===== flow/config.mk =====
export PLATFORM = sky130hd
export DESIGN_NAME = bdm
export DESIGN_NICKNAME = bdm
export VERILOG_FILES = /design/flow/design.v
export SDC_FILE = /design/flow/constraint.sdc
export NUM_CORES = 4
export LEC_CHECK = 0
export ABC_AREA = 1
export CAP_MARGIN = 20
export CORE_ASPECT_RATIO = 1.65
export CORE_MARGIN = 2
export CORE_UTILIZATION = 59
export CTS_CLUSTER_SIZE = 40
export GPL_ROUTABILITY_DRIVEN = 0
export MAX_ROUTING_LAYER = met5
export MIN_ROUTING_LAYER = met2
export PLACE_DENSITY_LB_ADDON = 0.09
export SETUP_SLACK_MARGIN = 0.54
export SLEW_MARGIN = 20
export TNS_END_PERCENT = 40

===== flow/constraint.sdc =====
create_clock -name core_clock -period 4.08 [get_ports {clk}]
set_input_delay 0.8160 -clock core_clock [delete_from_list [all_inputs] [get_ports {clk}]]
set_output_delay 0.8160 -clock core_clock [all_outputs]
set_load 0.01 [all_outputs]

===== flow/design.v =====
`timescale 1ns / 1ps
module startup_controller(
	input clk,
	input rst,
	input start,
	input stop,
	output reg mcu_pwr,
	output reg is_sending,
	output reg ready
);
reg is_pulling_low, is_waiting_for_clock, is_waiting_for_bkgd_stable;
reg [15:0] timer;
always @(posedge clk) begin
	if (rst || stop) begin  
		is_pulling_low <= 0;
		is_waiting_for_clock <= 0;
		is_waiting_for_bkgd_stable <= 0;
		is_sending <= 0;
		mcu_pwr <= 0;
		ready <= 1;
	end else if (start) begin
		is_pulling_low <= 1;
		is_sending <= 1;
		timer <= 250;  
		ready <= 0;
	end else if (is_pulling_low) begin
		if (timer == 0) begin
			mcu_pwr <= 1;
			is_pulling_low <= 0;
			is_waiting_for_clock <= 1;
			timer <= 1200;  
		end else begin
			timer <= timer - 1;
		end
	end else if (is_waiting_for_clock) begin
		if (timer == 0) begin
			is_sending <= 0;  
			is_waiting_for_clock <= 0;
			is_waiting_for_bkgd_stable <= 1;
			timer <= 500;  
		end else begin
			timer <= timer - 1;
		end
	end else if (is_waiting_for_bkgd_stable) begin
		if (timer == 0) begin
			is_waiting_for_bkgd_stable <= 0;
			ready <= 1;
		end else begin
			timer <= timer - 1;
		end
	end
end
endmodule
`timescale 1ns / 1ps
module sync_controller(
	input clk,
	input rst,
	input bkgd_in,
	output is_sending,
	input start_sync,
	output [31:0] sync_length,
	output sync_length_is_ready,
	output reg ready,
	output [4:0] debug
);
parameter HIGHTIME = 32'd6500;  
reg [2:0] state;
reg [31:0] sync_count;
assign debug = {2'd0, state};
assign is_sending = state == 1;
assign sync_length = sync_count;
assign sync_length_is_ready = (state != 1) && (state != 4);
always @(posedge clk) begin
	sync_count <= sync_count;
	if (rst) begin
		state <= 0;
		sync_count <= HIGHTIME;  
		ready <= 0;
	end else if (start_sync) begin
		state <= 1;
		sync_count <= HIGHTIME;
		ready <= 0;
	end else if (state == 1) begin
		if (sync_count == 0) begin
			state <= 2;
			sync_count <= 8'h0f;
		end else begin
			sync_count <= sync_count - 1;
		end
	end else if (state == 2) begin
		if (sync_count == 0) begin
			state <= 3;
		end else begin
			sync_count <= sync_count - 1;
		end
	end else if (state == 3) begin
		if (bkgd_in == 0) begin
			state <= 4;
		end
	end else if (state == 4) begin
		if (bkgd_in == 1) begin
			state <= 0;
			ready <= 1;
		end else begin
			sync_count <= sync_count + 1;
		end
	end
end
endmodule
`timescale 1ns / 1ps
module bdc_clk_pulse_generator(
	input clk,
	input rst,
	output bdc_clk_pulse,
	input [31:0] sync_length,
	input set_sync_length
);
reg [15:0] counter;
reg [31:0] target_time;  
reg [31:0] residual;
assign bdc_clk_pulse = counter == 0;
always @(posedge clk) begin
	if (rst) begin
		counter <= 0;
		target_time <= 0;
		residual <= 0;
	end else if (set_sync_length) begin
		target_time <= sync_length;
		residual <= sync_length;
	end else if (counter > residual[31:7]) begin
		counter <= 0;
		residual <= residual[6:0] + target_time;
	end else begin
		counter <= counter + 1;
	end
end
endmodule
`timescale 1ns / 1ps
module bdc_interface(
	input clk,
	input rst,
	output reg is_sending,
	input bkgd_in,
	input tgt_clk_pulse,
	input [7:0] data_in,
	input send_data,
	output reg [7:0] data_out,
	input read_data,
	output ready
);
reg [3:0] state;
reg [7:0] tgt_clk_timer;
reg [7:0] data;
reg [3:0] bitsleft;
assign ready = state == 0 && !read_data && !send_data;
always @(posedge clk) begin
	if (rst) begin
		state <= 0;
		tgt_clk_timer <= 0;
		is_sending <= 0;
	end else if (tgt_clk_timer > 0) begin
		if (tgt_clk_pulse) begin
			tgt_clk_timer <= tgt_clk_timer - 1;
		end
	end else begin
		case (state)
		0: begin
			if (send_data) begin
				state <= 1;
				data <= data_in;
				bitsleft <= 8;
			end else if (read_data) begin
				state <= 3;
				bitsleft <= 8;
			end
		end
		1: begin
			if (bitsleft > 0) begin
				state <= 2;
				is_sending <= 1;
				if (data[7]) begin
					tgt_clk_timer <= 4;
				end else begin
					tgt_clk_timer <= 14;
				end
			end else begin
				state <= 0;
			end
		end
		2: begin
			is_sending <= 0;
			if (data[7]) begin
				tgt_clk_timer <= 14;
			end else begin
				tgt_clk_timer <= 4;
			end
			state <= 1;
			bitsleft <= bitsleft - 1;
			data <= {data[6:0], 1'd0};
		end
		3: begin
			if (bitsleft > 0) begin
				is_sending <= 1;
				tgt_clk_timer <= 3;
				state <= 4;
			end else begin
				data_out <= data;
				state <= 0;
			end
		end
		4: begin
			is_sending <= 0;
			tgt_clk_timer <= 7;
			state <= 5;
		end
		5: begin
			data <= {data[6:0], bkgd_in};
			bitsleft <= bitsleft - 1;
			tgt_clk_timer <= 6;
			state <= 3;
		end
		endcase
	end
end
endmodule
`timescale 1ns / 1ps
module bdm(
	input clk,
	input rst,
	input bkgd_in,
	output bkgd_out,
	output bkgd_is_high_z,
	output mcu_pwr,
	output mcu_vpp,
	input do_read,
	input do_write,
	input do_start_mcu,
	input do_stop_mcu,
	input do_delay,
	input do_echo_test,
	input do_enable_vpp,
	input do_disable_vpp,
	input do_echo_sync_value,
	input do_resync,
	input [7:0] data_in,
	output [7:0] data_out,
	output ready,
	output reg valid,
	output [3:0] debug
);
reg [7:0] echo_data;
wire [31:0] sync_count;
wire sync_is_sending;
wire [4:0] sync_debug;
reg sync_start;
wire sync_ready;
wire startup_start;
reg startup_stop;
wire startup_is_sending, startup_ready;
wire bdc_is_sending, bdc_ready;
wire [7:0] bdc_data_out;
wire bdc_read_data, bdc_send_data;
wire hold_commands_in_reset;
assign hold_commands_in_reset = 1'd0;  
wire bdc_clk_pulse;
reg [3:0] state;
reg [7:0] delay_counter;
startup_controller startup_controller(
	.clk(clk),
	.rst(rst || hold_commands_in_reset),
	.start(startup_start),
	.stop(startup_stop),
	.mcu_pwr(mcu_pwr),
	.is_sending(startup_is_sending),
	.ready(startup_ready)
);
sync_controller sync_controller(
	.clk(clk),
	.rst(rst || hold_commands_in_reset || do_stop_mcu || do_resync),
	.bkgd_in(bkgd_in),
	.is_sending(sync_is_sending),
	.start_sync(sync_start),
	.sync_length(sync_count),
	.sync_length_is_ready(),
	.ready(sync_ready),
	.debug(sync_debug)
);
reg set_bdc_pulse_gen;
bdc_clk_pulse_generator bdc_clk_pulse_generator(
	.clk(clk),
	.rst(rst || hold_commands_in_reset),
	.bdc_clk_pulse(bdc_clk_pulse),
	.sync_length(sync_count),
	.set_sync_length(set_bdc_pulse_gen)
);
bdc_interface bdc_interface(
	.clk(clk),
	.rst(rst || hold_commands_in_reset),
	.is_sending(bdc_is_sending),
	.bkgd_in(bkgd_in),
	.tgt_clk_pulse(bdc_clk_pulse),
	.data_in(data_in),
	.send_data(bdc_send_data),
	.data_out(bdc_data_out),
	.read_data(bdc_read_data),
	.ready(bdc_ready)
);
assign debug = sync_debug; 
assign bkgd_out = 1'd0;
assign bkgd_is_high_z =
	(state == 1 && startup_is_sending) ? 1'd0 :
	(state == 2 && sync_is_sending) ? 1'd0 :
	(state == 3 && bdc_is_sending) ? 1'd0 :
	(state == 4 && bdc_is_sending) ? 1'd0 :
	1'd1;
assign startup_start = state == 0 && do_start_mcu;
assign bdc_read_data = state == 0 && do_read;
assign bdc_send_data = state == 0 && do_write;
assign data_out =
	state == 5 ? echo_data :
	state == 7 ? sync_count[15:8] :
	state == 8 ? sync_count[7:0] :
	bdc_data_out;
assign ready = state == 0 && !do_start_mcu && !do_stop_mcu && !do_read && !do_write && !do_delay && !do_echo_test && !do_echo_sync_value && !do_resync;
reg vpp_enabled;
assign mcu_vpp = vpp_enabled;
always @(posedge clk) begin
	startup_stop <= 0;
	sync_start <= 0;
	set_bdc_pulse_gen <= 0;
	valid <= 0;
	if (rst) begin
		state <= 0;
		vpp_enabled <= 0;
	end else if (state == 0) begin
		if (do_start_mcu) begin
			state <= 1;
		end else if (do_stop_mcu) begin
			startup_stop <= 1;
		end else if (do_read) begin
			state <= 3;
		end else if (do_write) begin
			state <= 4;
		end else if (do_delay) begin
			state <= 6;
			delay_counter <= {data_in, 4'd0};
		end else if (do_echo_test) begin
			state <= 5;
			echo_data <= data_in;
			valid <= 1;
		end else if (do_enable_vpp) begin
			vpp_enabled <= 1;
		end else if (do_disable_vpp) begin
			vpp_enabled <= 0;
		end else if (do_echo_sync_value) begin
			state <= 7;
			valid <= 1;
		end else if (do_resync) begin
			state <= 2;
			sync_start <= 1;
		end
	end else if (state == 1) begin
		if (startup_ready) begin
			state <= 2;
			sync_start <= 1;
		end
	end else if (state == 2) begin
		if (sync_ready) begin
			set_bdc_pulse_gen <= 1;
			state <= 0;
		end
	end else if (state == 3) begin
		if (bdc_ready) begin
			state <= 0;
			valid <= 1;
		end
	end else if (state == 4) begin
		if (bdc_ready) begin
			state <= 0;
		end
	end else if (state == 6) begin
		if (delay_counter == 0) begin
			state <= 0;
		end else begin
			delay_counter <= delay_counter - 1;
		end
	end else if (state == 5) begin
		state <= 0;
	end else if (state == 7) begin
		state <= 8;
		valid <= 1;
	end else if (state == 8) begin
		state <= 0;
	end
end
endmodule

===== flow/run.sh =====
#!/bin/bash
# the make line also repeats each setting of config.mk as NAME=value (left out here)
make -C /OpenROAD-flow-scripts/flow DESIGN_CONFIG=/design/flow/config.mk WORK_HOME=/design/flow/orfs CLKGATE_MAP_FILE= finish

==> results of run 1 <==
layout make-up:
class	count	area, um2
well taps	288	360
flip-flops and latches	203	4580
repair buffers	51	468
clock buffers	31	596
fillers	2102	7770
inverters	219	826
multi-input cells	1485	7310
clock inverters	7	66.3
per-stage QoR:
step	total power, uW	hold WS [ps]	setup WS [ps]
after detailed placement	3320	443	513
after global placement	3290	434	587
final	5250	448	571
after global routing	5440	480	482
after floorplan	3040	412	1590
after CTS	5200	452	549
per-layer routing:
layer	global-route usage (%)	wire length, um
met5	6.25	54
met4	16.2	6250
met3	52.9	12700
met2	62.2	19000
met1	-	0
timing repair:
| action | in CTS | in global routing |
|---|---|---|
| gates resized | 1 | 4 |
| pin swaps | 0 | 1 |
| cloned | 0 | 0 |
| hold buffers | 0 | 0 |
| hold endpoints to repair | 0 | 0 |
| setup endpoints to repair | 1 | 3 |
| setup buffers | 0 | 0 |
==> run notes, run 1 <==
Implementation results. For flop-to-flop paths, the worst setup slack is 1500 ps. The routed design has 38100 um of wire. The tree is rooted in a sky130_fd_sc_hd__clkbuf_16. Looking at the hold checks, the worst path lands on startup_controller.mcu_pwr. The initialized floorplan defines 70 standard-cell rows.

The floorplan step defined a core boundary enclosing 0.0220 mm2. Total count of hold-check failures in the final report landed at 0. Post-synth design cell area landed at 0.0131 mm2. Looking at the reg2reg group, the worst path starts from sync_controller.sync_count[0]. Combinational cells consume a total of 1050 uW. The critical path endpoint has a required time of 3260 ps. Checking hold timing, the worst path is listed with class flip-flop to flip-flop. The synthesis report lists the most area-consuming cells as sky130_fd_sc_hd__dfxtp_1, sky130_fd_sc_hd__nand2_1, sky130_fd_sc_hd__edfxtp_1. Number of antenna violations at the first check in global routing landed at 0. For this design, Yosys synthesis ends with a cell count of 1976. TritonCTS built the clock tree.

The largest part of the power goes to registers. After Yosys synthesis, XOR and XNOR cells account for 3.82% of the synthesized area. All-layer global routing usage landed at 47.2%. The worst pin sits at a relative slew slack of 36.1%. The number of global-route vias before repair is 17760. STA classifies the critical path endpoint as a primary output. Per STA, the highest per-stage delay on the worst path measures 560 ps. Tool warning count landed at 32.

Sequential group share of total power landed at 43.0%. Total number of vias landed at 18023. Looking at the worst setup and hold paths, the clock pins of their registers show a slew of 60 ps.

The cell-mix breakdown from Yosys lists the simple-gate area share as 36.8%. Among the non-sequential cells, simple AND/OR/NAND/NOR gates take the most area. In this run, the clock network consumes 37.0% of the power.

The finished layout reports a core utilization of 64.7%. In this run the maximum-capacitance check reported violations numbering 0. Largest clock skew in the final design landed at 10.3 ps. Listed in order, past its start point the critical path passes clkdlybuf4s50_1 -> nor2_2 -> inv_1 -> nor2_1 -> nand2_1 -> nor2_2 -> inv_1 -> nor3_1 -> clkdlybuf4s50_1. Chip area in the Yosys report landed at 0.0131 mm2. Detailed-route iteration 0 reported a violation count of 4963. Share of Yosys cell area claimed by the top area cell type landed at 23.1%. The biggest area contributor in the post-synthesis netlist is sky130_fd_sc_hd__dfxtp_1. After synthesis, the share of cell area in mux cells is 0%. Placed instance area landed at 0.0135 mm2.

Summed area of non-filler cells in the final layout landed at 0.0142 mm2. Based on the critical path, the design can be clocked at up to 0.285 GHz. Fraction of power spent switching nets landed at 31.9%. The setup path with the least slack is of type primary input to primary output. For reference, the post-synthesis area per instance comes to 6.62 um2.

Number of cells produced by synthesis landed at 1976. Count of buffer and inverter cells on the critical path landed at 4. For reference, compound AND-OR and OR-AND cells occupy 11.7% of the area reported after synthesis. The flow ran to the end and the layout has no timing, DRC or antenna violations. Per the synthesis report, the adder-cell share of the synthesized area is 3.41%.

Number of cells on the worst reg-to-reg path landed at 11. Among all cell types in the netlist, the one instantiated most often is sky130_fd_sc_hd__nand2_1. Per the CTS log, the maximum H-tree level is 1. The clock passes through at most 3 buffers. The most critical setup path has its endpoint at ready. After detailed routing, the number of remaining DRC violations is 0.

Starting density of the core landed at 59.5%. Of the synthesized area, sequential elements account for 35.1%. CTS saw 203 sinks. Switching power landed at 1680 uW. Yosys warning tally landed at 5.

Width of the die landed at 120 um. Aggregate negative setup slack landed at 0 ps. Leakage power figure landed at 0.00598 uW. In the routed netlist, the antenna diode instances number 0.

Internal portion of total power landed at 3570 uW. Mean number of vias per cell landed at 7.89. Once layout is complete, the cells apart from fillers number 2284. STA classifies the critical path startpoint as a primary input.

Die area landed at 0.0234 mm2. Max-slew violation total from the final report landed at 0. Looking at the reg2reg group, the worst path ends at sync_controller.sync_count[12]. First-pass GRT wire length landed at 59900 um. Counting flops and latches in the post-synthesis netlist gives 203.

By count the netlist is led by sky130_fd_sc_hd__nand2_1, sky130_fd_sc_hd__nor2_1, sky130_fd_sc_hd__inv_1. Setup repair after global routing could not meet its margin everywhere. Number of search-and-repair iterations in the first detailed-routing pass landed at 28. The slowest stage of the critical path belongs to the cell sky130_fd_sc_hd__clkdlybuf4s50_1. Looking at hold timing, the worst path starts from startup_controller.mcu_pwr. Relative area change from synthesis to final layout landed at 8.74%. The HPWL after detailed placement is 27400 um. TritonRoute output was used to compute an average wire per cell of 16.7 um. Number of port buffers landed at 36. Power per cell area landed at 369 mW/mm2. Combinational group share of total power landed at 20.0%.

The die is 195 um tall. In this run, distinct cell masters in the synthesized netlist total 55. Among all flip-flop cells after synthesis, the most frequent one is sky130_fd_sc_hd__dfxtp_1.

The transition time recorded at the tightest slew-check pin is 958 ps. Entering global routing, the biggest net connects 52 pins. Number of buffers created by CTS landed at 21. Leftover overflow at the end of global routing landed at 0. Number of flops mapped to enable cells by yosys landed at 52. Maximum VDD drop landed at 0.406 mV. Remaining antenna violation count after routing landed at 0. Walking the critical path from launch to capture passes 9 cell instances. Instance count after placement with tap cells included landed at 2246. After synthesis, the share of flip-flops with an asynchronous set or reset is 0%. Clock network power landed at 1940 uW.

The most critical setup path has its startpoint at do_stop_mcu. Grouping stages by cell kind, the critical path spends the most delay in buffers and inverters. The number of cells on the worst hold path is listed as 2.

Dividing the final minimum period by the clock period gives 86.0%. Sequential power for this build is 2260 uW. Final period demand of the worst path landed at 3510 ps. As reported, the later end of the worst-skew pair has a clock insertion delay of 530 ps. The net count of the finished layout is 2037. The final report lists the setup-violating endpoint count as 0. At the worst endpoint, the arrival time is 2690 ps. I/O pin total landed at 39.

Biggest fanout along the worst timing path landed at 4.
==> run 2: changes to the inputs <==
Settings changed: ABC_AREA 1 to default, CORE_ASPECT_RATIO 1.65 to default, CORE_UTILIZATION 59 to 65, CTS_CLUSTER_SIZE 40 to default, GPL_ROUTABILITY_DRIVEN 0 to default, MAX_ROUTING_LAYER met5 to default, MIN_ROUTING_LAYER met2 to default, PLACE_DENSITY_LB_ADDON 0.09 to default, SETUP_SLACK_MARGIN 0.54 to default, TNS_END_PERCENT 40 to default.
Clock period 4.08 ns to 3.79 ns, I/O delays scaled along.
==> run 2 against run 1 <==
  * Wire length shrank 14%
  * Design area shrank 7.9%
  * Critical path depth shrank 4
==> run notes, run 2 <==
Implementation results. The part of the cycle the worst path needs is 95.1% (+9.1 points). The post-synth design cell area was 0.0118 mm2 (-9.7%). The sequential group share of total power came to 43.5% (+0.5 points). The maximum clock insertion buffer count is 3 (unchanged). Power per cell area landed at 428 mW/mm2 (+16%). Count of fill cells added during filler insertion landed at 1418 (-33%). Standard cell core area landed at 0.0179 mm2 (-19%). The total number of vias is 10974 (-39%). On the critical path the largest part of the delay comes from simple AND/OR/NAND/NOR gates.

The worst slew margin relative to its limit was 31.0% (-5.2 points). Count of buffers added by post-CTS timing repair for setup landed at 0 (unchanged). The number of search-and-repair iterations in the first detailed-routing pass came to 5 (-82%). Mean number of vias per cell landed at 6.61 (-16%).

STA classifies the critical path startpoint as a primary input. Width of the die landed at 139 um (+16%). The xor-xnor portion of the synthesized cell area came to 5.79% (+2.0 points). Clock latency on the worst-skew pair landed at 520 ps (about the same). The starting density of the core is 66.0% (+6.5 points). Fraction of power spent switching nets landed at 30.8% (-1.1 points). Final net count landed at 1470 (-28%). Setup repair after global routing left no endpoint under its margin.

The post-placement setup slack came to 233 ps (-280 ps). For this run, the leading register cell type out of synthesis is sky130_fd_sc_hd__dfxtp_1. The simple logic cell fraction of the synthesized area came to 25.7% (-11 points). Cell resize tally after clock tree synthesis landed at 0 (-1).

Mean area per synthesized cell landed at 8.38 um2 (+27%). Remaining antenna violation count after routing landed at 0 (unchanged). The CTS H-tree depth was 1 (unchanged). The register share after synthesis was 38.8% (+3.8 points). The complex-gate fraction of the synthesized area came to 17.3% (+5.6 points). Overall routed net length landed at 32600 um (-14%). Tally of unique sky130hd cells used after synthesis landed at 80 (+45%). The type recorded for the worst min-delay path is flip-flop to flip-flop.

Ranked by total cell area, the synthesized netlist is headed by sky130_fd_sc_hd__dfxtp_1, sky130_fd_sc_hd__edfxtp_1, sky130_fd_sc_hd__nor2_1. The total of max-cap violations is 0 (unchanged). The total count of hold-check failures in the final report was 0 (unchanged). Placed wire-length estimate after detailed placement landed at 22900 um (-17%).

The leftover overflow at the end of global routing is 0 (unchanged). Aggregate negative setup slack landed at 0 ps (unchanged). The critical path goes through clkdlybuf4s50_1 -> or2_2 -> or4_1 -> nor4_1 -> clkdlybuf4s50_1. The portion of total power attributed to the clock network is 36.9% (about the same). Number of port buffers landed at 36 (unchanged). Number of DRC violations after detailed routing landed at 0 (unchanged).

Starting DRC count in detailed routing landed at 1030 (-79%). Number of cells on the worst reg-to-reg path landed at 8 (-3). The endpoint of the worst hold path is reported as bdc_interface.data_out[5]. Share of Yosys cell area claimed by the top area cell type landed at 25.6% (+2.5 points).

Depth of the critical timing path with buffers and inverters included landed at 5 (-4). The die area came to 0.0193 mm2 (-18%). STA classifies the critical path endpoint as a primary output. The number of antenna violations at the first check in global routing was 0 (unchanged).

Register-to-register setup slack landed at 420 ps (-1080 ps). Final standard cell utilization of the core landed at 73.2% (+8.5 points). First-pass GRT wire length landed at 53100 um (-11%).

Number of setup violations in the final report landed at 0 (unchanged). The chip area in the Yosys report came to 0.0118 mm2 (-9.7%). TritonCTS built the clock tree. For this design, the slowest cell found on the critical path is sky130_fd_sc_hd__clkdlybuf4s50_1. Timing would allow up to 0.277 GHz. The critical path's largest stage delay was 580 ps (+20 ps).

The yosys warning tally is 5 (unchanged). The flow measured a signed area growth from synthesis to layout of 10.9%. The area fraction in full adders, half adders and majority gates is 3.77% (+0.36 points). The endpoint identified for the worst register-to-register timing path is sync_controller.sync_count[5]. The biggest fanout along the worst timing path was 4 (unchanged). After synthesis, the largest family of logic cells by area is simple AND/OR/NAND/NOR gates.

In the post-synthesis netlist, the cell with the most instances is sky130_fd_sc_hd__dfxtp_1. Internal portion of total power landed at 3880 uW (+8.4%). The switching power is 1730 uW (+3.0%). Number of register bits inferred by synthesis landed at 203 (unchanged).

The routed length per instance is 19.7 um (+18%). Tool warning count landed at 33 (+3.1%). The combinational group share of total power was 19.7% (-0.3 points). Worst hold path depth landed at 0 (-2). sky130_fd_sc_hd__dfxtp_1 takes more of the synthesized area than any other cell.

The I/O pin total is 39 (unchanged). The startpoint identified for the worst hold timing path is bdc_interface.data[5]. The data required time at the worst endpoint came to 3030 ps (-230 ps).

According to the timing report, the critical path is captured at ready. The minimum setup slack in the final design was 185 ps (-385 ps). The root buffer cell chosen for the clock tree is sky130_fd_sc_hd__clkbuf_16. Instance count after placement with tap cells included landed at 1618 (-28%).

Tally of non-filler cells in the final layout landed at 1660 (-27%). The fraction of registers with async set/reset was 0% (unchanged). Reported sequential group power landed at 2430 uW (+8%). Total cells reported by yosys after synthesis landed at 1409 (-29%).

The most critical setup path has its startpoint at do_read. The most numerous cell type found on the critical path is sky130_fd_sc_hd__clkdlybuf4s50_1. The critical path arrival is 2850 ps (+160 ps). Final period demand of the worst path landed at 3600 ps. Per the gpl log, the routability congestion estimate is 0.945.

All-layer global routing usage landed at 33.3% (-14 points). The number of sinks handled by clock tree synthesis is 203 (unchanged). Number of cells produced by synthesis landed at 1409 (-29%). The clock network power came to 2070 uW (+7%). Actual slew at the worst max-slew pin landed at 1030 ps (+73.6 ps). Height of the chip landed at 139 um (-29%).

Count of antenna diodes in the layout landed at 0 (unchanged). The largest clock skew in the final design is 20.3 ps (+9.98 ps). The leakage power figure is 0.00458 uW (-23%). The group that draws the most power in this run is registers.

Number of flops mapped to enable cells by yosys landed at 52 (unchanged). Counting instances in the post-synthesis netlist gives the leading cell types as sky130_fd_sc_hd__dfxtp_1, sky130_fd_sc_hd__nor2_1, sky130_fd_sc_hd__nand2_1. Maximum VDD drop landed at 0.779 mV (+92%).

The flow ran to the end and the layout has no timing, DRC or antenna violations. The maximum number of pins on one net before global-route repair came to 60 (+15%). Number of buffers created by CTS landed at 23 (+9.5%). CTS clock-pin slew for the worst setup and hold paths landed at 60 ps (about the same). The worst setup path is of the primary input to primary output kind. The portion of netlist area occupied by mux cells was 3.55% (+3.5 points). The combinational-cell power consumption came to 1100 uW (+5%).

The max-slew violation total from the final report came to 0 (unchanged). The count of buffer and inverter cells on the critical path is 2 (-2). The hold buffer count at cts is 0 (unchanged). Number of global-route vias before repair landed at 10139 (-43%).

Summed area of non-filler cells in the final layout landed at 0.0131 mm2 (-7.9%). The number of standard-cell rows in the floorplan is 49 (-30%). Looking at the reg2reg group, the worst path starts from sync_controller.sync_count[0].

Placed instance area landed at 0.0124 mm2 (-8.4%).
==> run 2: layout make-up <==
cell class | instances | area [um2] | share of cell area (%)
clock buffers | 30 | 622 | 4.75
clock inverters | 12 | 70.1 | 0.535
inverters | 46 | 173 | 1.32
multi-input cells | 1057 | 6650 | 50.8
flip-flops and latches | 203 | 4590 | 35.0
well taps | 229 | 287 | 2.19
repair buffers | 83 | 712 | 5.44
==> run 2: routing by layer <==
metal / share of wire (%) / GRT usage, % / wire length [um] / up-vias
li1: - / - / - / 5206
met1: 43 / 47.7 / 13900 / 5138
met5: 0 / 0 / 0 / -
met4: 3.2 / 11.9 / 1030 / 0
met3: 10 / 7.04 / 3350 / 76
met2: 44 / 50.4 / 14300 / 554
==> run 2: metrics by stage <==
step | hold slack, ps | total power (uW)
6_report | 445 | 5600
5_1_grt | 459 | 5840
4_1_cts | 445 | 5610
3_5_place_dp | 431 | 3570
3_3_place_gp | 425 | 3540
2_1_floorplan | 422 | 3260
==> run 3: changes to the inputs <==
Settings changed: ABC_AREA from default to 1, CORE_UTILIZATION 65 to 70.
Clock period 3.79 ns to 2.69 ns, I/O delays scaled along.
==> run 3 against run 2 <==
  * Combinational power rose by 48%
  * Sequential power increased by 41%
  * Power increased by 47%
  * Clock power grew 54%
  * Critical endpoint is now data_out[4]
  * Largest power group unchanged
==> run notes, run 3 <==
Implementation results. The height of the chip was 141 um (+1.3%). The total count of hold-check failures in the final report came to 0 (unchanged). The critical path arrival came to 2120 ps (-730 ps). Of all cell types, the one taking the most synthesized area is sky130_fd_sc_hd__dfxtp_1. The number of standard-cell rows in the floorplan was 49 (unchanged). Number of flops mapped to enable cells by yosys landed at 52 (unchanged). The synthesis report names the predominant flop master as sky130_fd_sc_hd__dfxtp_1.

Count of buffers added by post-CTS timing repair for setup landed at 0 (unchanged). The leakage power figure was 0.00627 uW (+37%). The launch point of the worst register-to-register path is recorded as sync_controller.sync_count[0].

Combinational group share of total power landed at 19.9% (+0.2 points). Minimum setup slack in the final design landed at 33.0 ps (-152 ps). Final standard cell utilization of the core landed at 80.2% (+7.1 points).

The register share after synthesis was 35.1% (-3.8 points). The worst setup path is launched from a flip-flop.

Number of DRC violations after detailed routing landed at 0 (unchanged). Post-placement setup slack landed at -104 ps (-336 ps). Count of antenna diodes in the layout landed at 0 (unchanged).

Final period demand of the worst path landed at 2660 ps. I/O pin total landed at 39 (unchanged). Total of max-cap violations landed at 0 (unchanged). Number of port buffers landed at 36 (unchanged).

The total power was 8230 uW (+47%). The starting DRC count in detailed routing is 1402 (+36%). Number of global-route vias before repair landed at 13000 (+28%). Relative area change from synthesis to final layout landed at 11.4%.

Placed wire-length estimate after detailed placement landed at 28000 um (+22%). Portion of netlist area occupied by mux cells landed at 0% (-3.5 points). The depth of the critical timing path with buffers and inverters included was 5 (unchanged). The CTS clock-pin slew for the worst setup and hold paths was 60 ps (about the same).

The part of the cycle the worst path needs is 98.8% (+3.7 points). Ranked by power, first place goes to registers. Worst hold path depth landed at 2 (+2). The leftover overflow at the end of global routing came to 0 (unchanged). The weighted congestion at the end of routability-driven global placement was 0.988 (+4.5%).

The all-layer global routing usage is 38.6% (+5.3 points). Area fraction in full adders, half adders and majority gates landed at 3.41% (-0.36 points). The switching power came to 2570 uW (+49%). The maximum clock insertion buffer count is 3 (unchanged). Width of the die landed at 141 um (+1.3%). The number of register bits inferred by synthesis came to 203 (unchanged). The number of cells on the worst reg-to-reg path came to 11 (+3).

Max-slew violation total from the final report landed at 0 (unchanged). Final net count landed at 2078 (+41%). The clock latency on the worst-skew pair was 520 ps (about the same).

The number of search-and-repair iterations in the first detailed-routing pass was 6 (+1). The tally of unique sky130hd cells used after synthesis is 55 (-31%). The mean number of vias per cell came to 6.00 (-9.3%). The reported sequential group power is 3420 uW (+41%).

The xor-xnor portion of the synthesized cell area is 3.82% (-2.0 points). The remaining antenna violation count after routing is 0 (unchanged). TritonCTS built the clock tree. Biggest fanout along the worst timing path landed at 17 (+13). The yosys warning tally came to 5 (unchanged). The worst setup path is captured at a primary output. According to the hold report, the worst path is of the primary input to flip-flop type. Largest clock skew in the final design landed at 10.6 ps (-9.75 ps).

Complex-gate fraction of the synthesized area landed at 11.7% (-5.6 points). Per the timing report, the achievable frequency comes out to 0.376 GHz. The fraction of registers with async set/reset was 0% (unchanged). The data required time at the worst endpoint was 2150 ps (-880 ps). For this run the top cell type by instance count after synthesis was sky130_fd_sc_hd__nand2_1. Clock network power landed at 3180 uW (+54%). Chip area in the Yosys report landed at 0.0131 mm2 (+11%). The path with the worst hold slack has its endpoint at vpp_enabled. Sequential group share of total power landed at 41.5% (-2.0 points). Mean area per synthesized cell landed at 6.62 um2 (-21%).

The portion of total power attributed to the clock network was 38.6% (+1.7 points). Traced cell by cell, the critical path runs through clkinv_4 -> o211ai_1 -> o21ai_0 -> o21ai_1 -> clkdlybuf4s50_1. The routed length per instance is 17.0 um (-13%).

The main area contributors are sky130_fd_sc_hd__dfxtp_1, sky130_fd_sc_hd__nand2_1, sky130_fd_sc_hd__edfxtp_1. Power per cell area landed at 565 mW/mm2 (+32%). First-pass GRT wire length landed at 62500 um (+18%).

The standard cell core area was 0.0181 mm2 (+1.4%). Count of buffer and inverter cells on the critical path landed at 2 (unchanged). Among cell families on the critical path, the largest total delay comes from buffers and inverters.

Number of setup violations in the final report landed at 0 (unchanged). The CTS H-tree depth came to 1 (unchanged). Register-to-register setup slack landed at 310 ps (-110 ps). Maximum number of pins on one net before global-route repair landed at 68 (+13%). The total cells reported by yosys after synthesis is 1976 (+40%). Worst slew margin relative to its limit landed at 51.2% (+20 points). Post-synth design cell area landed at 0.0131 mm2 (+11%). The number of sinks handled by clock tree synthesis was 203 (unchanged).

Maximum VDD drop landed at 0.525 mV (-33%). The starting density of the core is 72.0% (+6.1 points). Fraction of power spent switching nets landed at 31.2% (+0.39 points). The overall routed net length came to 38600 um (+18%). The combinational-cell power consumption was 1630 uW (+48%). The actual slew at the worst max-slew pin was 732 ps (-299 ps). Grouping non-sequential cells by family puts the most area in simple AND/OR/NAND/NOR gates. Per the CTS log, the root buffer master is sky130_fd_sc_hd__clkbuf_16.

Per the timing report, the most critical flop-to-flop path finishes at sync_controller.sync_count[29]. The launch point of the critical path was reported as state[1]. Total number of vias landed at 13600 (+24%).

The die area was 0.0198 mm2 (+2.7%). The critical path is of the flip-flop to primary output type. The internal portion of total power came to 5660 uW (+46%).

The flow ran to the end and the layout has no timing, DRC or antenna violations. The largest individual stage delay along the critical path comes from the cell sky130_fd_sc_hd__clkdlybuf4s50_1. Critical path's largest stage delay landed at 580 ps (about the same). Number of cells produced by synthesis landed at 1976 (+40%).

The commonest cells after synthesis are sky130_fd_sc_hd__nand2_1, sky130_fd_sc_hd__nor2_1, sky130_fd_sc_hd__inv_1. The tool warning count was 35 (+6.1%). For the worst min-delay path, the startpoint reported by OpenROAD is rst. Number of antenna violations at the first check in global routing landed at 0 (unchanged). The simple logic cell fraction of the synthesized area came to 36.8% (+11 points). The share of Yosys cell area claimed by the top area cell type was 23.1% (-2.5 points). For reference, the critical path is captured by data_out[4]. Number of buffers created by CTS landed at 22 (-4.3%).
run 3: what timing repair did:
item	CTS	global route
gates resized	15	12
hold buffers	0	0
endpoints found under the setup margin	9	9
run 3: layer usage:
| layer | global-route usage (%) | share of wire (%) | vias to the layer above | wire length (um) |
|---|---|---|---|---|
| li1 | - | - | 6514 | - |
| met4 | 19.3 | 5.4 | 0 | 2100 |
| met5 | 0 | 0 | - | 0 |
| met1 | 49.2 | 40 | 6167 | 15300 |
| met2 | 65.0 | 46 | 735 | 17700 |
| met3 | 5.03 | 9.1 | 184 | 3520 |
run 3: through the flow:
step           cells  hold slack [ps]  area (um2)  setup TNS, ps
6_report        2267              315       14600              0
5_1_grt         2267              348       14600          -16.9
4_1_cts         2267              303       14500          -5.83
3_5_place_dp    2227              431       13800           -104
3_3_place_gp    2227              423       13800          -97.0
2_1_floorplan   1977              412       13100              0
run 3: area by class of cell:
type	instances	area, um2
inverters	219	832
repair buffers	91	800
clock buffers	31	668
fillers	1327	3580
multi-input cells	1485	7300
well taps	229	287
clock inverters	9	80.1
flip-flops and latches	203	4600
==> run 4: changes to the inputs <==
Settings changed: ABC_AREA 1 to default, CORE_MARGIN 2 to 3, CORE_UTILIZATION 70 to 26, CTS_CLUSTER_SIZE from default to 20, GPL_TIMING_DRIVEN from default to 1, MIN_ROUTING_LAYER from default to met2, PLACE_DENSITY from default to 0.44, SETUP_SLACK_MARGIN from default to 0.82, SLEW_MARGIN 20 to 30.
Clock period 2.69 ns to 3.13 ns, I/O delays scaled along.
==> run 4 against run 3 <==
  * Largest power group is now clock
  * Clock power is 6.6% lower
  * Critical path type is now flip-flop to flip-flop
  * Cell count is 6.2% lower
  * Design area is 7.2% higher
  * Global-route usage is 14 points lower
  * Non-clock buffer count is 90 higher
  * Clock skew is 7.4 ps higher
  * Power is 5.5% higher
  * Core utilization is 45 points lower
  * First-iteration DRC count is 56% higher
==> run notes, run 4 <==
Implementation results. The flow ran to the end and the layout has no timing, DRC or antenna violations. Looking at the hold checks, the worst path lands on state[7]. Number of global-route vias before repair landed at 16549 (+27%). Number of buffers created by CTS landed at 26 (+18%). The final net count is 1574 (-24%).

Grouping stages by cell kind, the critical path spends the most delay in simple AND/OR/NAND/NOR gates. Number of cells produced by synthesis landed at 1409 (-29%). Fraction of registers with async set/reset landed at 0% (unchanged). Number of register bits inferred by synthesis landed at 203 (unchanged). STA classifies the critical path endpoint as a flip-flop.

The critical path arrival was 3220 ps (+1100 ps). The sequential group share of total power is 34.0% (-7.5 points). The largest clock skew in the final design came to 18.0 ps (+7.42 ps). The commonest register cell is sky130_fd_sc_hd__dfxtp_1. Count of antenna diodes in the layout landed at 0 (unchanged). Fraction of power spent switching nets landed at 32.5% (+1.3 points). The maximum VDD drop was 0.372 mV (-29%). The max-slew violation total from the final report came to 0 (unchanged). Depth of the critical timing path with buffers and inverters included landed at 7 (+2).

The type recorded for the worst min-delay path is primary input to flip-flop. The routed length per instance is 19.1 um (+12%). The actual slew at the worst max-slew pin came to 879 ps (+147 ps). Tally of unique sky130hd cells used after synthesis landed at 80 (+45%).

Walking the worst path, the cells encountered are or4_4 -> or4_4 -> or4_4 -> buf_4 -> a31oi_1 -> or3_1 -> nand4_1. Register-to-register setup slack landed at 330 ps (+20 ps). Yosys warning tally landed at 5 (unchanged). The switching power came to 2830 uW (+10%). Width of the die landed at 219 um (+56%).

Die area landed at 0.0480 mm2 (+140%). First-pass GRT wire length landed at 63100 um (+1.0%). The share of Yosys cell area claimed by the top area cell type came to 25.6% (+2.5 points).

The chip area in the Yosys report came to 0.0118 mm2 (-9.7%). Leakage power figure landed at 0.00544 uW (-13%). Number of antenna violations at the first check in global routing landed at 0 (unchanged). Per STA, the startpoint of the critical path is sync_controller.sync_count[4]. Mean area per synthesized cell landed at 8.38 um2 (+27%).

The placed wire-length estimate after detailed placement was 26500 um (-5.3%). CTS H-tree depth landed at 1 (unchanged). Number of port buffers landed at 36 (unchanged).

In this design, the critical path's most frequently occurring cell is sky130_fd_sc_hd__or4_4. Portion of total power attributed to the clock network landed at 34.2% (-4.4 points). Per the synthesis report, the dominant area consumer among library cells is sky130_fd_sc_hd__dfxtp_1. The number of DRC violations after detailed routing is 0 (unchanged).

Clock latency on the worst-skew pair landed at 570 ps (+50 ps). Area fraction in full adders, half adders and majority gates landed at 3.77% (+0.36 points). The simple logic cell fraction of the synthesized area came to 25.7% (-11 points). The count of buffer and inverter cells on the critical path is 1 (-1). According to the timing report, the critical path is captured at sync_controller.sync_count[6]. The complex-gate fraction of the synthesized area was 17.3% (+5.6 points). Standard cell core area landed at 0.0445 mm2 (+150%). The post-synth design cell area was 0.0118 mm2 (-9.7%). In the setup report, the worst path falls into the class flip-flop to flip-flop. Number of setup violations in the final report landed at 0 (unchanged). Height of the chip landed at 219 um (+56%). The total count of hold-check failures in the final report was 0 (unchanged). The maximum clock insertion buffer count came to 3 (unchanged). The leftover overflow at the end of global routing is 0 (unchanged). The weighted congestion at the end of routability-driven global placement came to 0.899 (-9.0%). The flow measured a signed area growth from synthesis to layout of 32.2%. The mean number of vias per cell was 7.23 (+20%). Maximum number of pins on one net before global-route repair landed at 59 (-13%).

For the worst reg-to-reg path, the endpoint reported by OpenROAD is sync_controller.sync_count[6]. The critical path's largest stage delay was 640 ps (+60 ps). The xor-xnor portion of the synthesized cell area came to 5.79% (+2.0 points). The total power was 8690 uW (+5.5%). Setup repair after global routing could not meet its margin everywhere.

The number of search-and-repair iterations in the first detailed-routing pass is 7 (+1). The slowest stage of the critical path belongs to the cell sky130_fd_sc_hd__or4_4. The I/O pin total was 39 (unchanged).

Total of max-cap violations landed at 0 (unchanged). Part of the cycle the worst path needs landed at 89.3% (-9.5 points). The number of standard-cell rows in the floorplan is 77 (+57%).

The portion of netlist area occupied by mux cells came to 3.55% (+3.5 points). Maximum clock frequency landed at 0.358 GHz. The post-placement setup slack was -61.8 ps (+41.7 ps).

The number of cells on the worst reg-to-reg path was 7 (-4). Power per cell area landed at 556 mW/mm2 (-1.6%). Biggest fanout along the worst timing path landed at 10 (-7). Combinational-cell power consumption landed at 2760 uW (+69%). The starting DRC count in detailed routing was 2190 (+56%). The total number of vias came to 15375 (+13%). Number of flops mapped to enable cells by yosys landed at 52 (unchanged).

Worst slew margin relative to its limit landed at 41.4% (-9.8 points). Per report_power, the top consumer among the power groups is clock. Count of fill cells added during filler insertion landed at 4655 (+250%). Tool warning count landed at 34 (-2.9%).

The all-layer global routing usage was 24.9% (-14 points). Sorting the synthesized cells by area gives the leading types as sky130_fd_sc_hd__dfxtp_1, sky130_fd_sc_hd__edfxtp_1, sky130_fd_sc_hd__nor2_1. For reference, the top logic cell family by area is simple AND/OR/NAND/NOR gates. Per the hold report, the tightest min-delay path originates at do_read. TritonCTS built the clock tree. Final period demand of the worst path landed at 2800 ps. Minimum setup slack in the final design landed at 335 ps (+302 ps). Reported sequential group power landed at 2950 uW (-14%). The clock network power is 2970 uW (-6.6%). In this run the clock root is driven by a sky130_fd_sc_hd__clkbuf_16. For reference, the top cells by count after synthesis are sky130_fd_sc_hd__dfxtp_1, sky130_fd_sc_hd__nor2_1, sky130_fd_sc_hd__nand2_1. Overall routed net length landed at 40700 um (+5.3%). Register share after synthesis landed at 38.8% (+3.8 points). The data required time at the worst endpoint was 3560 ps (+1410 ps).

Remaining antenna violation count after routing landed at 0 (unchanged). The most frequently used library cell after synthesis is sky130_fd_sc_hd__dfxtp_1. Total cells reported by yosys after synthesis landed at 1409 (-29%). The startpoint identified for the worst register-to-register timing path is sync_controller.sync_count[4].

The CTS clock-pin slew for the worst setup and hold paths was 60 ps (about the same). Number of sinks handled by clock tree synthesis landed at 203 (unchanged). The combinational group share of total power was 31.8% (+12 points). Worst hold path depth landed at 3 (+1).

The starting density of the core was 26.5% (-46 points). Internal portion of total power landed at 5860 uW (+3.5%). The worst setup path is launched from a flip-flop.
==> run 4: layout make-up <==
cell class                      instances  area (um2)  share of cell area (%)
Multi-Input combinational cell       1060        7590                    48.6
Sequential cell                       203        4620                    29.6
Timing Repair Buffer                  181        1670                    10.7
Clock buffer                           37         742                    4.75
Tap cell                              592         741                    4.74
Inverter                               46         175                    1.12
Clock inverter                          8        77.6                   0.497
==> run 4: through the flow <==
step                      hold slack [ps]  setup TNS, ps  util [%]  cells  instance area [um2]
after floorplan                       422              0         -   1410                11900
after global placement                435          -57.6      29.6   2011                13200
after detailed placement              441          -61.8      29.6   2011                13200
after CTS                             450              0      33.4   2107                14900
after global routing                  393              0      35.1   2127                15600
final                                 385              0      35.1   2127                15600
==> run 4: repair_timing <==
| item | 4_1_cts | 5_1_grt |
|---|---|---|
| endpoints found under the setup margin | 108 | 122 |
| gates resized | 163 | 135 |
| buffers inserted | 46 | 18 |
| endpoints found under the hold margin | 0 | 0 |
| pin swaps | 29 | 65 |
| hold buffers | 0 | 0 |
| cloned | 5 | 2 |
==> run 4: layer usage <==
metal	wire length, um	global-route usage [%]	up-vias
met3	17400	34.6	396
met2	20200	29.8	4234
met1	0	-	5372
met4	3000	3.74	4
li1	-	-	5369
met5	90	4.69	-
==> run 5: changes to the inputs <==
Settings changed: CELL_PAD_IN_SITES_GLOBAL_PLACEMENT from default to 3, CORE_MARGIN 3 to 2, CORE_UTILIZATION 26 to 29, CTS_CLUSTER_SIZE 20 to default, GPL_TIMING_DRIVEN 1 to default, PLACE_DENSITY 0.44 to default, PLACE_DENSITY_LB_ADDON from default to 0.0, SETUP_SLACK_MARGIN 0.82 to default, SLEW_MARGIN 30 to 20.
Clock period 3.13 ns to 2.94 ns, I/O delays scaled along.
==> run 5 against run 4 <==
  * Critical path depth is 1 higher
  * Combinational power is 36% lower
  * Non-clock buffer count is 30 lower
  * Fmax down 3.9%
  * Clock power is 16% higher
  * Power down 3.7%
  * Global-route usage increased by 5.9 points
==> run notes, run 5 <==
Implementation results. The flow ran to the end and the layout has no timing, DRC or antenna violations. Share of Yosys cell area claimed by the top area cell type landed at 25.6% (unchanged). The leakage power figure came to 0.00505 uW (-7.1%). The width of the die is 206 um (-6.1%). Looking at hold timing, the worst path starts from rst. Total count of hold-check failures in the final report landed at 0 (unchanged).

Largest clock skew in the final design landed at 12.8 ps (-5.20 ps). Area fraction in full adders, half adders and majority gates landed at 3.77% (unchanged). The maximum number of pins on one net before global-route repair came to 74 (+25%).

The depth of the critical timing path with buffers and inverters included is 8 (+1). Starting DRC count in detailed routing landed at 1768 (-19%). Of the combinational cells, the family taking the most area is simple AND/OR/NAND/NOR gates.

Standard cell core area landed at 0.0400 mm2 (-10%). The mean area per synthesized cell is 8.38 um2 (unchanged). Critical path's largest stage delay landed at 630 ps (about the same). The maximum clock insertion buffer count is 3 (unchanged). Data required time at the worst endpoint landed at 3390 ps (-170 ps). Critical path arrival landed at 3360 ps (+140 ps). Yosys instantiated no cell more often than sky130_fd_sc_hd__dfxtp_1. Fraction of power spent switching nets landed at 31.8% (-0.71 points).

The portion of total power attributed to the clock network was 41.3% (+7.1 points). The max-slew violation total from the final report came to 0 (unchanged). The register share after synthesis came to 38.8% (unchanged). The remaining antenna violation count after routing came to 0 (unchanged).

In this run the clock root is driven by a sky130_fd_sc_hd__clkbuf_16. The number of DRC violations after detailed routing is 0 (unchanged). I/O pin total landed at 39 (unchanged). The final net count is 1543 (-2.0%). The number of antenna violations at the first check in global routing came to 0 (unchanged). Looking at the hold checks, the worst path lands on state[5]. The final period demand of the worst path is 2910 ps (+114 ps). Power per cell area landed at 584 mW/mm2 (+4.9%). Yosys warning tally landed at 5 (unchanged). Height of the chip landed at 206 um (-6.1%).

Count of antenna diodes in the layout landed at 0 (unchanged). The sequential group share of total power came to 37.6% (+3.6 points). In this design, the critical path's most frequently occurring cell is sky130_fd_sc_hd__or4_4. TritonCTS built the clock tree. In the power breakdown, the biggest contributor is clock. The critical path ends at sync_controller.sync_count[5]. The critical path's slowest stage uses the library cell sky130_fd_sc_hd__or4_4. The tool warning count came to 32 (-5.9%). The all-layer global routing usage is 30.8% (+5.9 points). In the synthesized netlist the dominant register cell turns out to be sky130_fd_sc_hd__dfxtp_1. Simple logic cell fraction of the synthesized area landed at 25.7% (unchanged). The xor-xnor portion of the synthesized cell area was 5.79% (unchanged). Post-synth design cell area landed at 0.0118 mm2 (unchanged). Per STA, the startpoint of the critical path is sync_controller.sync_count[0].

CTS H-tree depth landed at 1 (unchanged). The hold buffer count at cts is 0 (unchanged). The type recorded for the worst min-delay path is primary input to flip-flop. Yosys reports that the most numerous cell types are sky130_fd_sc_hd__dfxtp_1, sky130_fd_sc_hd__nor2_1, sky130_fd_sc_hd__nand2_1.

The total of max-cap violations is 0 (unchanged). Count of buffer and inverter cells on the critical path landed at 1 (unchanged). Number of flops mapped to enable cells by yosys landed at 52 (unchanged).

The chip area in the Yosys report was 0.0118 mm2 (unchanged). The combinational group share of total power is 21.0% (-11 points). The part of the cycle the worst path needs was 99.0% (+9.6 points). Register-to-register setup slack landed at 30 ps (-300 ps). Relative area change from synthesis to final layout landed at 21.4%. Worst slew margin relative to its limit landed at 50.9% (+9.5 points).

In the post-synthesis netlist, the biggest area contributors are sky130_fd_sc_hd__dfxtp_1, sky130_fd_sc_hd__edfxtp_1, sky130_fd_sc_hd__nor2_1. Mean number of vias per cell landed at 7.42 (+2.7%). The worst setup path is captured at a flip-flop. The final standard cell utilization of the core came to 35.8% (+0.75 points). The startpoint identified for the worst register-to-register timing path is sync_controller.sync_count[0]. Broken down by cell family, the worst path's largest delay share belongs to simple AND/OR/NAND/NOR gates. Routed length per instance landed at 21.2 um (+11%). In this run the critical path is formed by inv_2 -> ha_2 -> or4b_4 -> or4_4 -> or4_4 -> nand2_8 -> o22ai_1 -> a221o_1. Overall routed net length landed at 43200 um (+6.1%). Placed wire-length estimate after detailed placement landed at 30000 um (+13%). The actual slew at the worst max-slew pin was 736 ps (-143 ps).

Combinational-cell power consumption landed at 1760 uW (-36%). The leftover overflow at the end of global routing came to 0 (unchanged). Number of setup violations in the final report landed at 0 (unchanged). Maximum clock frequency landed at 0.344 GHz (-3.9%).

The number of global-route vias before repair was 16957 (+2.5%). The biggest fanout along the worst timing path came to 12 (+2). The complex-gate fraction of the synthesized area was 17.3% (unchanged).

Die area landed at 0.0423 mm2 (-12%). The internal portion of total power came to 5710 uW (-2.6%). The worst hold slack across all endpoints came to 320 ps (-65.5 ps). The number of cells on the worst reg-to-reg path came to 8 (+1). The tally of unique sky130hd cells used after synthesis came to 80 (unchanged). The worst setup path is launched from a flip-flop. Clock latency on the worst-skew pair landed at 570 ps (about the same). Looking at the setup timing report, the critical path kind is flip-flop to flip-flop. The worst hold path depth came to 2 (-1).

The number of sinks handled by clock tree synthesis was 203 (unchanged). Maximum VDD drop landed at 0.391 mV (+5.2%). Number of search-and-repair iterations in the first detailed-routing pass landed at 6 (-1). Number of cells produced by synthesis landed at 1409 (unchanged). The portion of netlist area occupied by mux cells came to 3.55% (unchanged). Weighted congestion at the end of routability-driven global placement landed at 0.824 (-8.4%). The reported sequential group power is 3150 uW (+6.8%). First-pass GRT wire length landed at 66600 um (+5.5%). Sorting the Yosys area breakdown by cell type puts at the top sky130_fd_sc_hd__dfxtp_1. Number of port buffers landed at 36 (unchanged). CTS clock-pin slew for the worst setup and hold paths landed at 60 ps (about the same).

The starting density of the core came to 29.5% (+3.0 points). Number of standard-cell rows in the floorplan landed at 73 (-5.2%). The worst register-to-register path ends at sync_controller.sync_count[5]. The number of register bits inferred by synthesis is 203 (unchanged).

Fraction of registers with async set/reset landed at 0% (unchanged). The total cells reported by yosys after synthesis was 1409 (unchanged). Number of buffers created by CTS landed at 28 (+7.7%). The switching power was 2660 uW (-5.8%). Setup repair after global routing could not meet its margin everywhere. Total number of vias landed at 15100 (-1.8%). The clock network power is 3460 uW (+16%).
==> run 5: routing by layer <==
| layer | routed length, um | part of all wire [%] | GRT usage [%] |
|---|---|---|---|
| met2 | 22000 | 51 | 35.9 |
| met4 | 2070 | 4.8 | 4.46 |
| met1 | 0 | 0 | - |
| met5 | 154 | 0.36 | 3.21 |
| met3 | 18900 | 44 | 44.1 |
==> run 5: timing repair <==
action / CTS / global route
setup endpoints to repair: 9 / 22
buffers inserted: 0 / 3
gates resized: 5 / 12
pin swaps: 0 / 3
==> run 5: layout make-up <==
class	instances	area, um2
clock inverter	9	73.8
fill	4291	25700
timing repair buffer	151	1310
clock buffer	43	828
inverter	46	173
multi-input combinational	1057	6690
tap	525	657
sequential	203	4600
==> run 5: metrics by stage <==
stage	setup TNS [ps]	total power, uW	worst slack, ps	cell area [um2]	cells
after floorplan	0	4200	3.00	11800	1410
after global placement	-174	4930	-174	13400	1979
after detailed placement	-154	4920	-154	13400	1979
after CTS	0	8380	16.3	14300	2031
after global routing	-5.14	8790	-5.14	14300	2034
final	0	8370	30.8	14300	2034
==> run 6: changes to the inputs <==
Settings changed: ABC_AREA from default to 0, CAP_MARGIN 20 to 5, CELL_PAD_IN_SITES_GLOBAL_PLACEMENT 3 to default, CORE_UTILIZATION 29 to 72, CTS_CLUSTER_DIAMETER from default to 96, MIN_ROUTING_LAYER met2 to default, PLACE_DENSITY from default to 0.37, PLACE_DENSITY_LB_ADDON 0.0 to default, SETUP_SLACK_MARGIN from default to 0.68.
Clock period 2.94 ns to 2.29 ns, I/O delays scaled along.
==> run 6 against run 5 <==
  * The run now fails in 4_1_cts
  * Synthesized cell count unchanged
  * Area after synthesis unchanged
  * Die size down 59%
==> run notes, run 6 <==
Implementation results. The run stopped with a tool error. It got as far as 4_1_cts and failed there. The tool reported: "[ERROR DPL-0033] detailed placement checks failed during check placement". The xor-xnor portion of the synthesized cell area is 5.79% (unchanged). Placed instance area landed at 0.0137 mm2 (+2.8%). Yosys warning tally landed at 5 (unchanged).

The portion of netlist area occupied by mux cells was 3.55% (unchanged). The mean area per synthesized cell is 8.38 um2 (unchanged). The tally of unique sky130hd cells used after synthesis is 80 (unchanged). Grouping non-sequential cells by family puts the most area in simple AND/OR/NAND/NOR gates.

Weighted congestion at the end of routability-driven global placement landed at 0.979 (+19%). Complex-gate fraction of the synthesized area landed at 17.3% (unchanged). For this run the top cell type by instance count after synthesis was sky130_fd_sc_hd__dfxtp_1. Summed over all instances, the cell type with the most area after synthesis is sky130_fd_sc_hd__dfxtp_1. Standard cell core area landed at 0.0159 mm2 (-60%). Ranked by instance count, the synthesized netlist is headed by sky130_fd_sc_hd__dfxtp_1, sky130_fd_sc_hd__nor2_1, sky130_fd_sc_hd__nand2_1. In the post-synthesis netlist, the biggest area contributors are sky130_fd_sc_hd__dfxtp_1, sky130_fd_sc_hd__edfxtp_1, sky130_fd_sc_hd__nor2_1.

Fraction of registers with async set/reset landed at 0% (unchanged). Width of the die landed at 132 um (-36%). The register share after synthesis was 38.8% (unchanged). I/O pin total landed at 39 (unchanged). The number of flops mapped to enable cells by yosys is 52 (unchanged). Total cells reported by yosys after synthesis landed at 1409 (unchanged). Area fraction in full adders, half adders and majority gates landed at 3.77% (unchanged).

The die area is 0.0174 mm2 (-59%). Placed wire-length estimate after detailed placement landed at 26200 um (-13%). The number of register bits inferred by synthesis came to 203 (unchanged). Number of cells produced by synthesis landed at 1409 (unchanged).

The number of port buffers is 36 (unchanged). The post-synth design cell area came to 0.0118 mm2 (unchanged). The post-placement setup slack is -480 ps (-326 ps). Share of Yosys cell area claimed by the top area cell type landed at 25.6% (unchanged). Looking at the cell usage after synthesis, the top flip-flop cell is sky130_fd_sc_hd__dfxtp_1. The number of standard-cell rows in the floorplan came to 46 (-37%). The starting density of the core is 74.1% (+45 points). Simple logic cell fraction of the synthesized area landed at 25.7% (unchanged).

The height of the chip is 132 um (-36%). The chip area in the Yosys report came to 0.0118 mm2 (unchanged).
-- run 6: per-stage QoR --
step | instances | util, % | TNS [ps]
after detailed placement | 1717 | 86.2 | -11290
after floorplan | 1410 | - | -9800
after global placement | 1717 | 86.2 | -8510
==> run 7: changes to the inputs <==
Settings changed: ABC_AREA 0 to default, CAP_MARGIN 5 to 15, CELL_PAD_IN_SITES_GLOBAL_PLACEMENT from default to 3, CORE_UTILIZATION 72 to 40, CTS_CLUSTER_DIAMETER 96 to default, CTS_CLUSTER_SIZE from default to 91, PLACE_DENSITY 0.37 to default, SETUP_SLACK_MARGIN 0.68 to 0.85, SLEW_MARGIN 20 to 10.
Clock period 2.29 ns to 6.91 ns, I/O delays scaled along.
==> run 7 against run 6 <==
  * The run now finishes clean
  * Die size is 77% higher
  * Area after synthesis stayed put
  * Synthesized cell count unchanged
==> run notes, run 7 <==
Implementation results. The analysis attributes to net switching a power of 991 uW. By area the synthesized netlist is led by sky130_fd_sc_hd__dfxtp_1, sky130_fd_sc_hd__edfxtp_1, sky130_fd_sc_hd__nor2_1. Hold repair after CTS inserted 0 buffers. Portion of total power attributed to the clock network landed at 42.7%. Number of search-and-repair iterations in the first detailed-routing pass landed at 5. Timing would allow up to 0.205 GHz. Number of antenna violations at the first check in global routing landed at 1. Placed wire-length estimate after detailed placement landed at 25600 um (-2.0%).

Walking the critical path from launch to capture passes 5 cell instances. The synthesis run identifies the leading combinational cell family as simple AND/OR/NAND/NOR gates. Simple logic cell fraction of the synthesized area landed at 25.7% (unchanged).

Looking at the clock tree report, the H-tree level count equals 1. Total of max-cap violations landed at 0. Clock network power landed at 1440 uW. For this block, the routed nets add up to 36600 um of wire. Number of flops mapped to enable cells by yosys landed at 52 (unchanged). Maximum clock insertion buffer count landed at 3. For the worst setup path, the data required time is 5530 ps. Post-synth design cell area landed at 0.0118 mm2 (unchanged). Mean area per synthesized cell landed at 8.38 um2 (unchanged). For the final routed database, the setup TNS stands at 0 ps. The number of global-route vias before repair was 10004.

On the critical path, the stage with the largest delay is an instance of sky130_fd_sc_hd__clkdlybuf4s50_1. Looking at the hold checks, the worst path lands on bdc_interface.data_out[5]. STA classifies the critical path startpoint as a primary input. STA lists the endpoint of the worst register-to-register path as sync_controller.sync_count[5]. The weighted congestion at the end of routability-driven global placement is 0.828 (-15%).

The number of standard-cell rows in the floorplan came to 62 (+35%). Total number of vias landed at 10483. Sorting the synthesis cell report by count puts at the top sky130_fd_sc_hd__dfxtp_1.

TritonCTS built the clock tree. The standard cell core area was 0.0289 mm2 (+81%). The clock tree has to reach 203 sinks. Sorting the Yosys area breakdown by cell type puts at the top sky130_fd_sc_hd__dfxtp_1. The tally of unique sky130hd cells used after synthesis is 80 (unchanged). Actual slew at the worst max-slew pin landed at 1130 ps. Largest clock skew in the final design landed at 8.93 ps.

The signal on the critical path passes through clkdlybuf4s50_1 -> or2_2 -> or4_1 -> nor4_1 -> clkdlybuf4s50_1. Cell resize tally after clock tree synthesis landed at 0. In the hold timing report, the worst path depth is 0. Area fraction in full adders, half adders and majority gates landed at 3.77% (unchanged).

The width of the die is 176 um (+33%). Leftover overflow at the end of global routing landed at 0. Summed over all combinational cells, the power is 599 uW.

For this run, the total global-route usage over all layers was measured as 23.6%. Register share after synthesis landed at 38.8% (unchanged). The worst hold path begins at bdc_interface.data[5]. Combinational group share of total power landed at 17.7%. Biggest fanout along the worst timing path landed at 5.

The number of cells produced by synthesis was 1409 (unchanged). The number of register bits inferred by synthesis came to 203 (unchanged). Final period demand of the worst path landed at 4880 ps. The final layout contains 1443 nets. CTS clock-pin slew for the worst setup and hold paths landed at 60 ps. Critical path arrival landed at 3500 ps.

Xor-xnor portion of the synthesized cell area landed at 5.79% (unchanged). Per report_power, the Sequential row totals 1340 uW. Count of fill cells added during filler insertion landed at 2917.

The most critical setup path has its endpoint at ready. Among the stages of the critical path, the cell type that occurs most often is sky130_fd_sc_hd__clkdlybuf4s50_1. The leakage power in the latest report is 0.00452 uW.

Starting density of the core landed at 40.9% (-33 points). Number of cells on the worst reg-to-reg path landed at 8. Number of setup violations in the final report landed at 0. Clock latency on the worst-skew pair landed at 530 ps. The biggest slice of the total power is consumed by clock.

The number of port buffers was 36 (unchanged). The flow ran to the end and the layout has no timing, DRC or antenna violations. In this run, flip-flops and latches consume 39.6% of the power. Complex-gate fraction of the synthesized area landed at 17.3% (unchanged). Per the detail_route report, vias per standard cell equal 5.85. Per the final timing report, the hold violations number 0.

The share of Yosys cell area claimed by the top area cell type was 25.6% (unchanged). Fraction of power spent switching nets landed at 29.3%. The critical path in this run is classified as primary input to primary output. The violation tally recorded at the end of detailed-routing iteration 0 is 873. Fraction of registers with async set/reset landed at 0% (unchanged). Register-to-register setup slack landed at 3160 ps.

Critical path's largest stage delay landed at 590 ps. Max-slew violation total from the final report landed at 0. The tool warning count for the run is 33.

Final hold analysis gives a worst-case slack of 444 ps. The startpoint identified for the worst register-to-register timing path is sync_controller.sync_count[0]. Internal portion of total power landed at 2390 uW. Per the synth stats, the flop cell with the highest instance count is sky130_fd_sc_hd__dfxtp_1. Die area landed at 0.0309 mm2 (+77%).

The worst setup path is captured at a primary output. Relative area change from synthesis to final layout landed at 12.5%. The critical path starts at do_write.

Height of the chip landed at 176 um (+33%). Number of DRC violations after detailed routing landed at 0. The routed design shows a wire length per standard cell of 20.5 um. Maximum number of pins on one net before global-route repair landed at 61.

After layout, the worst path uses 70.6% of the clock period. Buffers added to address setup during post-CTS repair amount to 0. In this run the VDD rail shows a maximum IR drop of 0.179 mV. The I/O pin total came to 39 (unchanged). Count of antenna diodes in the layout landed at 0. The total cells reported by yosys after synthesis came to 1409 (unchanged). The path class of the tightest hold or removal check is flip-flop to flip-flop.

Buffers inserted during clock tree synthesis total 26. Among cell families on the critical path, the largest total delay comes from buffers and inverters. Setup repair after global routing left no endpoint under its margin. In this run the clock root is driven by a sky130_fd_sc_hd__clkbuf_16. Chip area in the Yosys report landed at 0.0118 mm2 (unchanged). The portion of netlist area occupied by mux cells was 3.55% (unchanged). For this design the ratio of total power to cell area is 254 mW/mm2. By count the netlist is led by sky130_fd_sc_hd__dfxtp_1, sky130_fd_sc_hd__nor2_1, sky130_fd_sc_hd__nand2_1. Nets still carrying antenna violations after routing amount to 0. The first global-routing pass estimated 58000 um of wire.

Count of buffer and inverter cells on the critical path landed at 2. The yosys warning tally is 5 (unchanged). Worst slew margin relative to its limit landed at 24.2%.
-- run 7: final cells by class --
class	count	area, um2	share of cell area, %
clock buffers	29	693	5.22
clock inverters	19	215	1.62
inverters	46	173	1.30
multi-input cells	1057	6650	50.1
flip-flops and latches	203	4590	34.5
well taps	384	480	3.62
repair buffers	53	483	3.64
-- run 7: routing by layer --
layer  vias to the layer above  share of wire [%]  global-route usage, %  routed length (um)
met2                       243                 44                   37.5               16200
li1                       5159                  -                      -                   -
met3                        39                4.7                   3.51                1730
met1                      5042                 49                   34.0               17900
met4                         0                2.1                   5.10                 775
met5                         -                  0                      0                   0
-- run 7: per-stage QoR --
| step | area (um2) | util, % | power, uW | instances | setup WS (ps) |
|---|---|---|---|---|---|
| final | 13300 | 46.0 | 3380 | 1791 | 2030 |
| after global routing | 13300 | 46.0 | 3550 | 1791 | 1940 |
| after CTS | 13300 | 46.0 | 3420 | 1790 | 2030 |
| after detailed placement | 12400 | 42.9 | 1960 | 1742 | 2030 |
| after global placement | 12400 | 42.9 | 1960 | 1742 | 2060 |
| after floorplan | 11800 | - | 1790 | 1410 | 3040 |
Power figures rest on the tool's default switching activity, not on a simulated workload.
